## job 2511
==> flow/design.v <==
module cordic_pipelined #(
    parameter MODE                    = 0,      
    parameter STAGES                  = 16,
    parameter CORDIC_WIDTH            = 16,
    parameter CORDIC_INTERNAL_WIDTH   = 20,
    parameter SFIXED_ZERO             = 32'd0,
    parameter SFIXED_PI               = 32'h3243F6A8,
    parameter SFIXED_PI_OVER_2        = 32'h1921FB54,
    parameter SFIXED_TWO_PI           = 32'h6487ED51
)(
    input  wire                                clk,
    input  wire                                rst,
    input  wire                                valid_in,
    input  wire  signed [CORDIC_WIDTH-1:0]      x_in,
    input  wire  signed [CORDIC_WIDTH-1:0]      y_in,
    input  wire  signed [CORDIC_INTERNAL_WIDTH-1:0] z_in,
    output reg                                 valid_out,
    output wire signed [CORDIC_WIDTH-1:0]      x_out,
    output wire signed [CORDIC_WIDTH-1:0]      y_out,
    output wire signed [CORDIC_WIDTH-1:0]      z_out
);
    wire signed [31:0] ANGLES [0:31];
    assign ANGLES[0]  = 32'h0000C90F;
    assign ANGLES[1]  = 32'h000076B1;
    assign ANGLES[2]  = 32'h00003EB6;
    assign ANGLES[3]  = 32'h00001FD5;
    assign ANGLES[4]  = 32'h00000FFA;
	 assign ANGLES[5]  = 32'h000007FF;
    assign ANGLES[6]  = 32'h000003FF;
    assign ANGLES[7]  = 32'h000001FF;
    assign ANGLES[8]  = 32'h000000FF;
    assign ANGLES[9]  = 32'h0000007F;
    assign ANGLES[10] = 32'h0000003F;
    assign ANGLES[11] = 32'h0000001F;
	  assign ANGLES[12] = 32'h0000000F;
    assign ANGLES[13] = 32'h00000007;
    assign ANGLES[14] = 32'h00000003;
    assign ANGLES[15] = 32'h00000001;
    assign ANGLES[16] = 32'h00000000;
    assign ANGLES[17] = 32'h00000000;
    assign ANGLES[18] = 32'h00000000;
	  assign ANGLES[19] = 32'h00000000;
    assign ANGLES[20] = 32'h00000000;
    assign ANGLES[21] = 32'h00000000;
    assign ANGLES[22] = 32'h00000000;
    assign ANGLES[23] = 32'h00000000;
    assign ANGLES[24] = 32'h00000000;
    assign ANGLES[25] = 32'h00000000;
    assign ANGLES[26] = 32'h00000000;
    assign ANGLES[27] = 32'h00000000;
	  assign ANGLES[28] = 32'h00000000;
    assign ANGLES[29] = 32'h00000000;
    assign ANGLES[30] = 32'h00000000;
    assign ANGLES[31] = 32'h00000000;
	  reg signed [CORDIC_INTERNAL_WIDTH-1:0] x_pipe [0:STAGES];
    reg signed [CORDIC_INTERNAL_WIDTH-1:0] y_pipe [0:STAGES];
    reg signed [CORDIC_INTERNAL_WIDTH-1:0] z_pipe [0:STAGES];
    reg [1:0]  quadrant_stages [0:STAGES];
    reg        valid_pipe      [0:STAGES];
    reg signed [CORDIC_INTERNAL_WIDTH-1:0] x_corrected,y_corrected,z_wrapped;
    localparam [31:0] PI_SH         = SFIXED_PI        >> 12;
    localparam [31:0] PI_OVER_2_SH  = SFIXED_PI_OVER_2 >> 12;
    localparam [31:0] TWO_PI_SH     = SFIXED_TWO_PI    >> 12;
    localparam signed [CORDIC_INTERNAL_WIDTH-1:0] Z_ZERO      = 0;
    localparam signed [CORDIC_INTERNAL_WIDTH-1:0] Z_PI        = PI_SH[CORDIC_INTERNAL_WIDTH-1:0];
    localparam signed [CORDIC_INTERNAL_WIDTH-1:0] Z_PI_OVER_2 = PI_OVER_2_SH[CORDIC_INTERNAL_WIDTH-1:0];
    localparam signed [CORDIC_INTERNAL_WIDTH-1:0] Z_TWO_PI    = TWO_PI_SH[CORDIC_INTERNAL_WIDTH-1:0];
    always @(posedge clk) begin
      if (rst) begin
         x_pipe[0] <= 0; y_pipe[0] <= 0; z_pipe[0] <= 0;
         quadrant_stages[0] <= 2'b00;
         valid_pipe[0] <= 0;
      end else begin
         z_wrapped = z_in;
         if (z_wrapped >  Z_PI)   z_wrapped =  z_wrapped-Z_TWO_PI;
         else if (z_wrapped <= -Z_PI) z_wrapped =  z_wrapped+Z_TWO_PI;
         if((z_wrapped>=Z_ZERO)&&(z_wrapped<=Z_PI_OVER_2)) begin
            quadrant_stages[0]<=2'b00;  z_pipe[0]<=z_wrapped;
         end
			else if((z_wrapped>Z_PI_OVER_2)&&((z_wrapped<=Z_PI)||(z_wrapped>= -Z_PI_OVER_2))) begin
            quadrant_stages[0]<=2'b01;  z_pipe[0]<=Z_PI-z_wrapped;
         end
         else if((z_wrapped<Z_ZERO)&&(z_wrapped>=-Z_PI_OVER_2)) begin
            quadrant_stages[0]<=2'b11;  z_pipe[0]<= -z_wrapped;
         end
			else begin
            quadrant_stages[0]<=2'b10;  z_pipe[0]<= -(Z_PI+z_wrapped);
         end
         x_pipe[0] <= {{(CORDIC_INTERNAL_WIDTH-CORDIC_WIDTH){x_in[CORDIC_WIDTH-1]}},x_in};
         y_pipe[0] <= {{(CORDIC_INTERNAL_WIDTH-CORDIC_WIDTH){y_in[CORDIC_WIDTH-1]}},y_in};
         valid_pipe[0] <= valid_in;
      end
   end
   genvar i;
   generate
      for (i=0; i<STAGES; i=i+1) begin : STAGES_GEN
         reg signed [CORDIC_INTERNAL_WIDTH-1:0] angle, dx, dy;
         reg sigma;
         always @(posedge clk) begin
           angle = ANGLES[i];
           sigma = (MODE==0) ? z_pipe[i][CORDIC_INTERNAL_WIDTH-1] : y_pipe[i][CORDIC_INTERNAL_WIDTH-1];
            dx    = (y_pipe[i] >>> i);
            dy    = (x_pipe[i] >>> i);
            if (sigma==0) begin
               x_pipe[i+1] <= x_pipe[i] - dx;
               y_pipe[i+1] <= y_pipe[i] + dy;
               z_pipe[i+1] <= z_pipe[i] - angle;
            end else begin
              x_pipe[i+1] <= x_pipe[i] + dx;
               y_pipe[i+1] <= y_pipe[i] - dy;
               z_pipe[i+1] <= z_pipe[i] + angle;
            end
            valid_pipe[i+1]      <= rst ? 1'b0 : valid_pipe[i];
            quadrant_stages[i+1] <= quadrant_stages[i];
         end
      end
   endgenerate
	 always @(posedge clk) begin
      case(quadrant_stages[STAGES])
         2'b00:  begin x_corrected <=  x_pipe[STAGES]; y_corrected <= y_pipe[STAGES]; end
         2'b11:  begin x_corrected <=  x_pipe[STAGES]; y_corrected <= -y_pipe[STAGES];end
         default:begin x_corrected <= -x_pipe[STAGES]; y_corrected <=  y_pipe[STAGES];end
      endcase
      valid_out <= rst ? 1'b0 : valid_pipe[STAGES];
   end
   assign x_out = x_corrected[CORDIC_WIDTH-1:0];
   assign y_out = y_corrected[CORDIC_WIDTH-1:0];
   assign z_out = z_pipe[STAGES][CORDIC_WIDTH-1:0];
endmodule
module cordic_oscillator #(
    parameter SFIXED_WIDTH = 32,            
    parameter CORDIC_WIDTH = 16,            
    parameter SFIXED_TWO_PI = 32'h6487ED51,          
    parameter SFIXED_ZERO   = 32'd0,
    parameter CORDIC_GAIN   = 16'h26DD           
	 )(
    input  wire                      clk,
    input  wire                      rst,
    input  wire                      ce,
    input  wire signed [SFIXED_WIDTH-1:0] tuning_word,
    output wire signed [CORDIC_WIDTH-1:0] sin_out,
    output wire signed [CORDIC_WIDTH-1:0] cos_out,
    output wire                      valid_out
);
    reg signed [SFIXED_WIDTH-1:0] phase_acc;
    reg signed [SFIXED_WIDTH-1:0] next_phase;
    localparam signed [SFIXED_WIDTH-1:0] TWO_PI_S = SFIXED_TWO_PI;
    always @(posedge clk) begin
        if (rst) begin
            phase_acc <= {SFIXED_WIDTH{1'b0}};
        end
		  else if (ce) begin
            next_phase = phase_acc + tuning_word;
            if (next_phase >= TWO_PI_S)
                phase_acc <= next_phase - TWO_PI_S;
            else if (next_phase < 0)
                phase_acc <= next_phase + TWO_PI_S;
            else
                phase_acc <= next_phase;
        end
    end
    wire signed [CORDIC_WIDTH-1:0] x_fixed  = CORDIC_GAIN;   
    wire signed [CORDIC_WIDTH-1:0] y_fixed  = {CORDIC_WIDTH{1'b0}};
    wire signed [CORDIC_WIDTH-1:0] x_out;
    wire signed [CORDIC_WIDTH-1:0] y_out;
    wire        valid_pipe;
	 cordic_pipelined cordic_inst (
        .clk       (clk),
        .rst       (rst),
        .x_in      (x_fixed),
        .y_in      (y_fixed),
        .z_in      (phase_acc[31:12]),
        .x_out     (x_out),
        .y_out     (y_out),
        .z_out     (),           
        .valid_in  (1'b1),
        .valid_out (valid_pipe)
    );
    assign sin_out   = y_out;
    assign cos_out   = x_out;
    assign valid_out = valid_pipe;
endmodule
clock: 5.5 ns
lec_check: 0
cap_margin: 20
cell_pad_in_sites_global_placement: 3
core_margin: 2
core_utilization: 40
cts_cluster_size: 95
gpl_timing_driven: 0
slew_margin: 20
run.sh (not shown) runs the stock make flow with config.mk's settings and CLKGATE_MAP_FILE=.
Job 2511 was carried through to the last stage, and its layout satisfied the timing, design-rule and antenna checks.
## Diff of input files: job 6551 against job 2511
- removing CELL_PAD_IN_SITES_GLOBAL_PLACEMENT (formerly 3)
- removing GPL_TIMING_DRIVEN (formerly 0)
- setting CTS_CLUSTER_DIAMETER to 268 for the first time
- changing CTS_CLUSTER_SIZE from 95 to 35
- changing CORE_UTILIZATION from 40 to 70
- changing the clock period (ns, I/O delays scaled along) from 5.5 to 2.66
Results
- Flow for job 6551 halted at clock tree synthesis (4_1_cts), error code DPL-0038.
- Number of placement rows went down by more than a quarter going from job 2511 to job 6551.
- Taking job 2511 over job 6551, the total placed cells including tap cells ratio works out to 0.901.
- Compared with job 2511, placed cell area in job 6551 increased by more than 10%.
Edits applied to the flow inputs when going from job 6551 to job 7153:
- CTS_CLUSTER_DIAMETER: 268 -> unset
- CORE_UTILIZATION: 70 -> 40
- CTS_CLUSTER_SIZE: 35 -> unset
- the clock period (ns, I/O delays scaled along): 2.66 -> 5.08
Findings:
- Job 7153 | stages: all done | timing, DRC, antenna: all pass
- On half-perimeter wire length after detailed placement, the lower figure sits with job 7153, not job 6551.
- Re number of flops mapped to enable cells by yosys: no difference whatsoever between job 6551 and job 7153.
- Compared with job 6551, job 7153 shows a higher die height.
- Job 6551 -> job 7153: portion of the post-synthesis area used by sequential elements delta 0, exact match
- Diff job 7153 and job 6551: standard cell area after detailed placement higher in job 6551
- | placed cell count | job 7153 vs job 6551 | 1030 lower |
- Summary of job 7153 over job 6551: placement row count rose by 33%; netlist area before placement stayed essentially flat; die size rose by 74%; placer congestion estimate fell by 0.13.
[inputs] job 4115 vs job 7153
- an added SETUP_SLACK_MARGIN of 0.62
- a change of CORE_UTILIZATION from 40 to 72
- a change of the clock period (ns, I/O delays scaled along) from 5.08 to 4.25
Findings:
| job 4115 | all stages done | FAIL | setup timing |. Taking job 7153 as the reference, in job 4115 routability-driven placement congestion ratio now larger; non-clock buffer count rose by about 160%; wire length reported by the detailed router saw an increase. Wire length on met3 (job 4115 vs. job 7153) increases by more than 100%. The total setup buffers inserted after CTS in job 4115 was higher than what job 7153 gave. Job 4115 -> job 7153: max-slew violation count delta 0, exact match. Job 7153 -> job 4115: instance count after placement with tap cells included decreased by a little under 10%.
> inputs changed (job 4115 -> job 7042)
- CTS_CLUSTER_DIAMETER now 351, previously not set
- SETUP_SLACK_MARGIN now -0.33, was 0.62
- CORE_UTILIZATION now 70, was 72
- the clock period (ns, I/O delays scaled along) now 3.47, was 4.25
To summarise job 7042: no stage aborted, but the layout did not pass its checks, failing on setup timing. Measured against each other, job 7042 and job 4115 differ in routed length per placed instance, the lower figure coming from job 7042. Relative to job 4115, job 7042 degrades post-layout worst setup margin. Looking at endpoint of the most critical setup path, the cordic_inst.z_pipe[0][4]$_SDFF_PP0_ result is from job 4115; the cordic_inst.x_pipe[16][15]$_DFF_P_ one comes from job 7042. From job 4115 to job 7042 the numbers moved as follows: via count -0.47%, synthesized-area fraction occupied by adder cells shows no meaningful change, wire length of the first global-routing pass higher, wire length reported by the detailed router lower. Relative to job 4115, post-layout instance area has gone up in job 7042. Worst hold slack delta (job 7042 − job 4115): favourable.
